Setup of v34:
// HW3_FPMUL_754SP
module HW3_FPMUL_754SP(Clk, Rst, St, FPmplier, FPmcand, Done, Ovf, Unf, FPproduct);
Size: roughly 71 flip-flops, ~23000 um2 of cells after synthesis.
export LEC_CHECK = 0
export ABC_AREA = 1
export CAP_MARGIN = 0
export CELL_PAD_IN_SITES_DETAIL_PLACEMENT = 0
export CORE_MARGIN = 2
export CORE_UTILIZATION = 72
export CTS_CLUSTER_DIAMETER = 285
export CTS_CLUSTER_SIZE = 72
export MAX_ROUTING_LAYER = met5
export SETUP_SLACK_MARGIN = -0.53
export SLEW_MARGIN = 15
export TNS_END_PERCENT = 20
create_clock -name core_clock -period 6.8 [get_ports {Clk}]
run.sh (not shown) runs the stock make flow with config.mk's settings and CLKGATE_MAP_FILE=.
The flow for v34 finished, though final verification flagged setup timing.
diff inputs: v34 => v17
Settings: clearing MAX_ROUTING_LAYER, which used to be met5; swapping 0 for 20 in CAP_MARGIN; swapping 72 for 40 in CORE_UTILIZATION; clearing ABC_AREA, which used to be 1; clearing CELL_PAD_IN_SITES_DETAIL_PLACEMENT, which used to be 0; clearing SETUP_SLACK_MARGIN, which used to be -0.53; swapping 15 for 20 in SLEW_MARGIN; clearing TNS_END_PERCENT, which used to be 20; clearing CTS_CLUSTER_DIAMETER, which used to be 285; clearing CTS_CLUSTER_SIZE, which used to be 72; swapping 6.8 for 8.6 in the clock period (ns, I/O delays scaled along).
Results
- v17 closes out successfully: all stages finished, all timing, DRC and antenna checks passed.
- The lower worst slack at placement of v17 and v34 is in v34.
- When v17 is measured against v34, its worst clock skew turns out 0.015 ns lower.
- Between v17 and v34, the logic area is lower for v17.
- Compared with v34, in v17 die outline width climbed about 30%; wire length dropped about 24%.
- The number of global-route vias before repair reported for v17 is smaller than that of v34 by 26%.
- v34 has higher number of placed instances with taps included than v17.
- Looking at area of all placed cells without fillers, v17 sits below v34.
- Per the comparison of v17 with v34, area fraction in compound gates after synthesis went up 2.1 points, setup slack went up 1.07 ns.
What v22 does differently from v17 at the input level:
Settings: CTS_CLUSTER_DIAMETER: unset -> 292; SETUP_SLACK_MARGIN: unset -> -0.31; PLACE_DENSITY_LB_ADDON: unset -> 0.0; CORE_ASPECT_RATIO: unset -> 0.88; CTS_CLUSTER_SIZE: unset -> 47.
## What came out
- [flow] v22 | stages: complete | final checks: fail | reason: setup timing
- Run comparison: v17 launch point of the critical path FPmcand[20]; v22 launch point of the critical path FPmplier[8]
- On cell count, v22 tracks v17 almost exactly.
- Critical path depth of v22 exceeds that of v17 by more than a quarter.
- v22 vs. v17: met3 layer usage reported by global route rose by 4.9 points, final standard cell area without fillers shows a reduction of 810 um2, sequential share of layout area higher, tightest hold margin ~0 delta, utilization fell 1.6 points.
- Summary of v22 over v17: multiplexer area fraction after synthesis roughly the same, final worst-path setup slack lower.
Changes in v7 relative to v22:
Settings: a change of PLACE_DENSITY_LB_ADDON from 0.0 to 0.2; a deleted CORE_ASPECT_RATIO that had been 0.88; a change of CORE_UTILIZATION from 40 to 72; a deleted SETUP_SLACK_MARGIN that had been -0.31; a change of CTS_CLUSTER_DIAMETER from 292 to 237; a change of CTS_CLUSTER_SIZE from 47 to 85; an added ABC_AREA of 1.
==> results <==
v7: full flow OK, the timing, DRC and antenna checks passed. Compared to v22, v7 has number of nets in the layout about 14% higher. In the metrics for v7 and v22, the one carrying the higher depth of the most critical reg-to-reg path is v7. Synthesized cell count for v7 is higher than for v22. Launching element of the worst setup path: FPmplier[12] -> v7, FPmplier[8] -> v22. Compared with v22, in v7 final worst-path setup slack +0.42 ns; area fraction in full adders, half adders and majority gates lost 3.9 points; post-synthesis cell count from yosys climbed 694. Delta (v7 minus v22): total routed wirelength lost 8.6%; worst hold slack neither gained nor lost much.


The RTL this note starts from:
==> flow/design.v <==
module HW3_FPMUL_754SP(Clk, Rst, St, FPmplier, FPmcand, Done, Ovf, Unf, FPproduct);
	input Clk, Rst, St;
	input [31:0] FPmplier, FPmcand;
	output reg [31:0] FPproduct;
	output reg Ovf, Unf, Done;
	wire [47:0] mult_out;
	wire [8:0] expo_out;		 
	reg [22:0] F;
	reg [8:0] E, E_biased;
	reg S;
	reg [1:0] state;
	assign mult_out = ({1'b1, FPmplier[22:0]}) * ({1'b1, FPmcand[22:0]});
	assign expo_out = (FPmplier[30:23] - 8'd127) + (FPmcand[30:23] - 8'd127);
	always @ (posedge Clk)	begin
		Done <= 1'b0;
		Ovf <= 1'b0;
		Unf <= 1'b0;
		if(Rst == 1'b1) begin
			state <= 2'b00;
		end
		else
		case(state)
			0: begin
				if(St == 1'b0)
					state <= 2'b00;
				else
					state <= 2'b01;
			end
			1: begin
				state <= 2'b10;
				S <= FPmplier[31] ^ FPmcand[31];
				if(FPmplier == 32'b0 || FPmcand == 32'b0) begin
					E <= 9'b0;
					E_biased <= 9'b0;
					F <= mult_out[45:23];
				end
				else if(mult_out[47] == 1'b1) begin
					E <= expo_out + 9'b1;
					E_biased <= expo_out + 9'd128;
					F <= mult_out[46:24];
				end
				else begin
					E <= expo_out;
					E_biased <= expo_out + 9'd127;
					F <= mult_out[45:23];
				end
			end
			2: begin
				state <= 2'b0;
				Done <= 1'b1;
				if(E_biased > 8'b11111110)
					Ovf <= 1'b1;
				if(E_biased < 8'b00000001)
					Unf <= 1'b1;
				FPproduct <= {S, E_biased[7:0], F};
			end
			default: begin
				if(St == 1'b0)
					state <= 2'b00;
				else
					state <= 2'b01;
			end
		endcase
	end
endmodule
clock: 5.62 ns
lec_check: 0
abc_area: 0
cap_margin: 0
cell_pad_in_sites_detail_placement: 0
core_margin: 2
core_utilization: 72
cts_cluster_diameter: 285
cts_cluster_size: 58
max_routing_layer: met5
place_density: 0.72
setup_slack_margin: 1.48
slew_margin: 15
tns_end_percent: 5
The starting point never finished: it broke off in 5_1_grt on GRT-0116.
Then changed:
Settings changed: ABC_AREA 0 to 1, CORE_UTILIZATION 72 to 69, PLACE_DENSITY 0.72 to not set, PLACE_DENSITY_LB_ADDON set to 0.09, SETUP_SLACK_MARGIN 1.48 to not set, TNS_END_PERCENT 5 to 20.
Clock period 5.62 ns to 12.4 ns, I/O delays scaled along.
Now the flow ran to the end with no violations; die size goes up by 12%; area after synthesis goes up by 7.6%; synthesized cell count goes up by 29%.
Then changed:
Settings changed: ABC_AREA 1 to 0, CAP_MARGIN 0 to 35, CORE_ASPECT_RATIO set to 1.49, CORE_MARGIN 2 to 10, CTS_CLUSTER_DIAMETER 285 to 201, CTS_CLUSTER_SIZE 58 to 98, HOLD_SLACK_MARGIN set to 0.3, PLACE_DENSITY set to 0.35, PLACE_DENSITY_LB_ADDON 0.09 to not set, SETUP_SLACK_MARGIN set to 0.21.
Result: Sequential cell count is unchanged. Synthesized cell count shrinks by about 23%. Sequential share of layout area came out higher by 0.43 points. Setup slack loses 770 ps. Cell area shrinks by 5.0%. Final cell count goes down by 20%.
Then changed:
Settings changed: CAP_MARGIN 35 to 0, CORE_ASPECT_RATIO 1.49 to not set, CORE_MARGIN 10 to 5, HOLD_SLACK_MARGIN 0.3 to not set, PLACE_DENSITY 0.35 to not set, PLACE_DENSITY_LB_ADDON set to 0.07, SETUP_SLACK_MARGIN 0.21 to -1.12.
=>
- The new run produced a clean layout
- first-iteration DRC count increases by 13%


Setup of north:
RTL: the design.v shown in full above, as it stands there.
Settings: LEC_CHECK=0, ABC_AREA=0, CAP_MARGIN=0, CELL_PAD_IN_SITES_DETAIL_PLACEMENT=0, CORE_MARGIN=2, CORE_UTILIZATION=70, CTS_CLUSTER_DIAMETER=321, CTS_CLUSTER_SIZE=58, HOLD_SLACK_MARGIN=-0.09, MAX_ROUTING_LAYER=met5, SETUP_SLACK_MARGIN=1.46, SLEW_MARGIN=15, TNS_END_PERCENT=5; clock period 5.62 ns.
What ended north was a tool error in global routing (5_1_grt); the run never finished.
## Diff of input files: south against north
- changing TNS_END_PERCENT from 5 to 95
- changing CTS_CLUSTER_DIAMETER from 321 to 285
- setting PLACE_DENSITY_LB_ADDON to 0.09 for the first time
- changing ABC_AREA from 0 to 1
- changing CTS_CLUSTER_SIZE from 58 to 21
- removing HOLD_SLACK_MARGIN (formerly -0.09)
- changing CORE_UTILIZATION from 70 to 72
- removing SETUP_SLACK_MARGIN (formerly 1.46)
- changing the clock period (ns, I/O delays scaled along) from 5.62 to 8.26
### Flow results
- Net count after synthesis in south is 694 above north.
- Post-synth area from yosys stat: south vs north up 7.6%
- The post-synthesis share of cell area spent on full adders, half adders and majority gates reported for south is smaller than that of north by 3.9 points.
- Delta (south minus north): horizontal die dimension moved up; half-perimeter wire length after detailed placement shows an increase of 5.2%; core utilization before placement up 1.4 points; synthesized area per cell went down.
- Compared with north, south shows number of standard cells after synthesis that has gone up by more than a quarter.
- Lower die area was reported by north, not south.
- The run showing the smaller post-synthesis instance area is north.
- south: flow completed, timing, DRC and antenna clean
- Compared with north, south degrades floorplan core area.
For east, these inputs were changed with respect to south:
- CTS_CLUSTER_SIZE: 21 -> 72
- PLACE_DENSITY: unset -> 0.66
- SETUP_SLACK_MARGIN: unset -> -0.53
- TNS_END_PERCENT: 95 -> 90
- PLACE_DENSITY_LB_ADDON: 0.09 -> unset
- the clock period (ns, I/O delays scaled along): 8.26 -> 6.83
Results
- Of south and east, only east never reached the final stage.
- What ended east was a tool error in global routing (5_1_grt); the run never finished.
- As far as core area goes, south and east are indistinguishable; the numbers are identical.
- Reported for east and south, adder and majority cell fraction of the synthesized area turned out identical to the last digit.
- Summary: with south as the reference, total instance count after detailed placement in east moved up by a few percent.
- east against south: cell area after placement moved up; die extent in y did not really move; post-DP HPWL went up; total CTS buffers closely matched the old numbers; post-synth tally of flip-flops with integrated enable held.
- | number of cells upsized or downsized after cts | higher: east |
- Simple-gate portion of the synthesized area came out exactly the same in east and south.
- Re async set or reset register ratio after synthesis: no difference whatsoever between east and south.
Setup changes, east to west
- MAX_ROUTING_LAYER no longer set, was met5
- SETUP_SLACK_MARGIN no longer set, was -0.53
- CAP_MARGIN now 20, was 0
- ABC_AREA no longer set, was 1
- CORE_UTILIZATION now 40, was 72
- TNS_END_PERCENT no longer set, was 90
- PLACE_DENSITY no longer set, was 0.66
- CTS_CLUSTER_DIAMETER no longer set, was 285
- SLEW_MARGIN now 20, was 15
- CTS_CLUSTER_SIZE no longer set, was 72
- CELL_PAD_IN_SITES_DETAIL_PLACEMENT no longer set, was 0
- the clock period (ns, I/O delays scaled along) now 8.51, was 6.83
Notes after the runs:
Per the final summary, west finished and its layout is clean on timing, DRC and antenna. Sort west and east by horizontal die size, descending, and west comes first. On number of instances in the synthesized netlist: west sits below east. east → west: area of the placeable core +67%; net count of the mapped netlist -694; synthesized area per cell +20%. Fraction of the mapped netlist area in adder cells (lower): east. Portion of the post-synthesis area used by sequential elements ends up higher on west. west vs east on full die area: west is the higher one. Between east and west, the flow reports area after synthesis decreasing by a little under 10%. Delta (west minus east): final HPWL from detailed placement down about 8%; area of the synthesized netlist per yosys stat down 7.1%.


Setup of run 1:
RTL: the design.v shown in full above, as it stands there.
==> flow/config.mk <==
export PLATFORM = sky130hd
export DESIGN_NAME = HW3_FPMUL_754SP
export DESIGN_NICKNAME = HW3_FPMUL_754SP
export VERILOG_FILES = /design/flow/design.v
export SDC_FILE = /design/flow/constraint.sdc
export NUM_CORES = 4
export LEC_CHECK = 0
export ABC_AREA = 1
export CAP_MARGIN = 20
export CORE_MARGIN = 2
export CORE_UTILIZATION = 59
export SLEW_MARGIN = 20
==> flow/constraint.sdc <==
create_clock -name core_clock -period 9.23 [get_ports {Clk}]
set_input_delay 1.8460 -clock core_clock [delete_from_list [all_inputs] [get_ports {Clk}]]
set_output_delay 1.8460 -clock core_clock [all_outputs]
set_load 0.01 [all_outputs]
The inputs of run 2 differ from those of run 1 as listed below.
- CORE_UTILIZATION: 59 -> 57
- SETUP_SLACK_MARGIN: unset -> 1.97
- ABC_AREA: 1 -> unset
- the clock period (ns, I/O delays scaled along): 9.23 -> 7.48
### Flow results
Nothing crashed in run 2 and all stages finished; the problem is that the final layout failed, the offending checks being negative setup slack. Per the comparison of run 2 with run 1, cell area went up; clock tree buffer count of the final layout went up; detailed placer's ending HPWL went down; overall via count from detail_route went down. The run showing the smaller post-layout worst setup margin is run 2. Diff run 1 -> run 2: clock skew flat, proportion of synthesized area in mux cells saw an increase, number of buffers other than clock buffers in the final layout now sits higher, synthesized-area fraction occupied by ao, oa, aoi and oai cells picked up an extra 2.1 points, wire length of the first global-routing pass went up by about 7%. Run 2 ended up with a higher number of cells on the critical path than run 1 did.
Inputs modified between run 2 and run 3:
- setting TNS_END_PERCENT to 30 for the first time
- setting CTS_CLUSTER_DIAMETER to 96 for the first time
- changing CORE_UTILIZATION from 57 to 40
- setting ABC_AREA to 1 for the first time
- removing SETUP_SLACK_MARGIN (formerly 1.97)
- changing the clock period (ns, I/O delays scaled along) from 7.48 to 8.6
Run 3 completed end to end with timing, DRC and antenna clean. Summed negative setup slack over all endpoints in run 3 is 14040 ps higher than in run 2. The non-clock buffer share of cell area of run 3 falls short of that of run 2 by 12 points. The core utilization reported for run 3 is smaller than that of run 2 by 34 points. Run 3 — post-route non-filler standard cell count 573 higher, run 2 as reference.


Setup of alpha:
Starts from the design.v that is shown in full above.
clock: 12.4 ns
lec_check: 0
abc_area: 0
cap_margin: 0
cell_pad_in_sites_detail_placement: 2
cell_pad_in_sites_global_placement: 2
core_aspect_ratio: 1.01
core_margin: 2
core_utilization: 53
cts_cluster_diameter: 285
cts_cluster_size: 21
gpl_routability_driven: 1
gpl_timing_driven: 0
max_routing_layer: met4
min_routing_layer: met2
place_density_lb_addon: 0.09
setup_slack_margin: 1.77
slew_margin: 0
tns_end_percent: 20
detailed placement (3_5_place_dp): alpha exited with error
#### Input delta (beta over alpha)
Settings: CELL_PAD_IN_SITES_GLOBAL_PLACEMENT: 2 -> unset; MIN_ROUTING_LAYER: met2 -> unset; SETUP_SLACK_MARGIN: 1.77 -> 1.1; CTS_CLUSTER_SIZE: 21 -> 34; CORE_UTILIZATION: 53 -> 72; SLEW_MARGIN: 0 -> 15; GPL_ROUTABILITY_DRIVEN: 1 -> unset; CELL_PAD_IN_SITES_DETAIL_PLACEMENT: 2 -> 0; GPL_TIMING_DRIVEN: 0 -> unset; CORE_ASPECT_RATIO: 1.01 -> unset; PLACE_DENSITY_LB_ADDON: 0.09 -> unset; MAX_ROUTING_LAYER: met4 -> met5; the clock period (ns, I/O delays scaled along): 12.4 -> 8.4.
### Flow results
Sort alpha and beta by routability congestion estimate desc -> top: alpha
From beta to alpha, post-synthesis cell type count did not move at all.
Placeable core region: beta vs alpha down 27%
beta got as far as global routing (5_1_grt), where a tool error ended the run.
alpha → beta: core utilization before placement up 19 points, overall die area down 26%, netlist area before placement flat, post-synth tally of flip-flops with integrated enable flat.
What alpha reported for total number of placement rows has to be multiplied by 0.851 to get the figure for beta.
In the flow results for alpha and beta, the overall die height is smaller on beta.
beta vs. alpha: horizontal extent of the die went down by about 14%.
From alpha to beta, async set or reset register ratio after synthesis did not move at all.
For gamma, these inputs were changed with respect to beta:
Settings: changing CTS_CLUSTER_DIAMETER from 285 to 201; changing CTS_CLUSTER_SIZE from 34 to 98; changing SETUP_SLACK_MARGIN from 1.1 to -1.24; setting PLACE_DENSITY_LB_ADDON to 0.07 for the first time; changing CORE_UTILIZATION from 72 to 69; setting CORE_ASPECT_RATIO to 1.49 for the first time; setting HOLD_SLACK_MARGIN to 0.3 for the first time; changing the clock period (ns, I/O delays scaled along) from 8.4 to 12.4.
==> results <==
gamma vs. beta: cell resize tally after clock tree synthesis has decreased; placed instance area has decreased; post-CTS setup buffer count has decreased; die span in y has increased; number of placed cells counting well taps has decreased. For post-synthesis cell count from yosys, gamma and beta come out practically identical. gamma: die outline area higher than beta. Row horizontal die dimension: gamma lower / beta higher. gamma has setup slack at placement above what beta had. gamma ended with every stage complete and zero timing, DRC or antenna violations.
The inputs of delta differ from those of gamma as listed below.
Settings: clearing PLACE_DENSITY_LB_ADDON, which used to be 0.07; swapping 98 for 58 in CTS_CLUSTER_SIZE; swapping -1.24 for 0.45 in SETUP_SLACK_MARGIN; clearing HOLD_SLACK_MARGIN, which used to be 0.3; swapping 201 for 285 in CTS_CLUSTER_DIAMETER; clearing CORE_ASPECT_RATIO, which used to be 1.49; swapping 69 for 72 in CORE_UTILIZATION; swapping 0 for 1 in ABC_AREA; swapping 12.4 for 8.4 in the clock period (ns, I/O delays scaled along).
[summary]
- delta: flow complete, layout not clean; failing: max-capacitance violations, max-slew violations
- NOTE yosys synthesis chip area gamma->delta increased by a little under 10%
- delta vs gamma: number of cells produced by synthesis up
- Summary: with gamma as the reference, post-route cell area in delta moved up by more than 10%.
- Delta (delta minus gamma): wire length on met2 picked up an extra about 12%; cell total after placement picked up an extra about 30%; final setup skew picked up an extra 15 ps.
Input changes introduced in epsilon (baseline for comparison: delta):
Settings: a change of SLEW_MARGIN from 15 to 20; an added PLACE_DENSITY_LB_ADDON of 0.2; a deleted MAX_ROUTING_LAYER that had been met5; a deleted ABC_AREA that had been 1; a deleted CTS_CLUSTER_DIAMETER that had been 285; a change of CAP_MARGIN from 0 to 20; a deleted TNS_END_PERCENT that had been 20; a deleted CELL_PAD_IN_SITES_DETAIL_PLACEMENT that had been 0; a change of SETUP_SLACK_MARGIN from 0.45 to -0.09; a deleted CTS_CLUSTER_SIZE that had been 58.
- Nothing crashed in epsilon and all stages finished; the problem is that the final layout failed, the offending checks being max-capacitance violations, max-slew violations, negative setup slack.
- epsilon -> delta: sequential share of layout area flat
- Delta (epsilon minus delta): fmax fell about 9%, worst setup slack fell 800 ps.
- Half-perimeter wire length after detailed placement: epsilon > delta
- epsilon vs. delta: number of instances in the synthesized netlist went down 694; combinational gate area went up about 1.5%; total routed wirelength went up 3.6%.
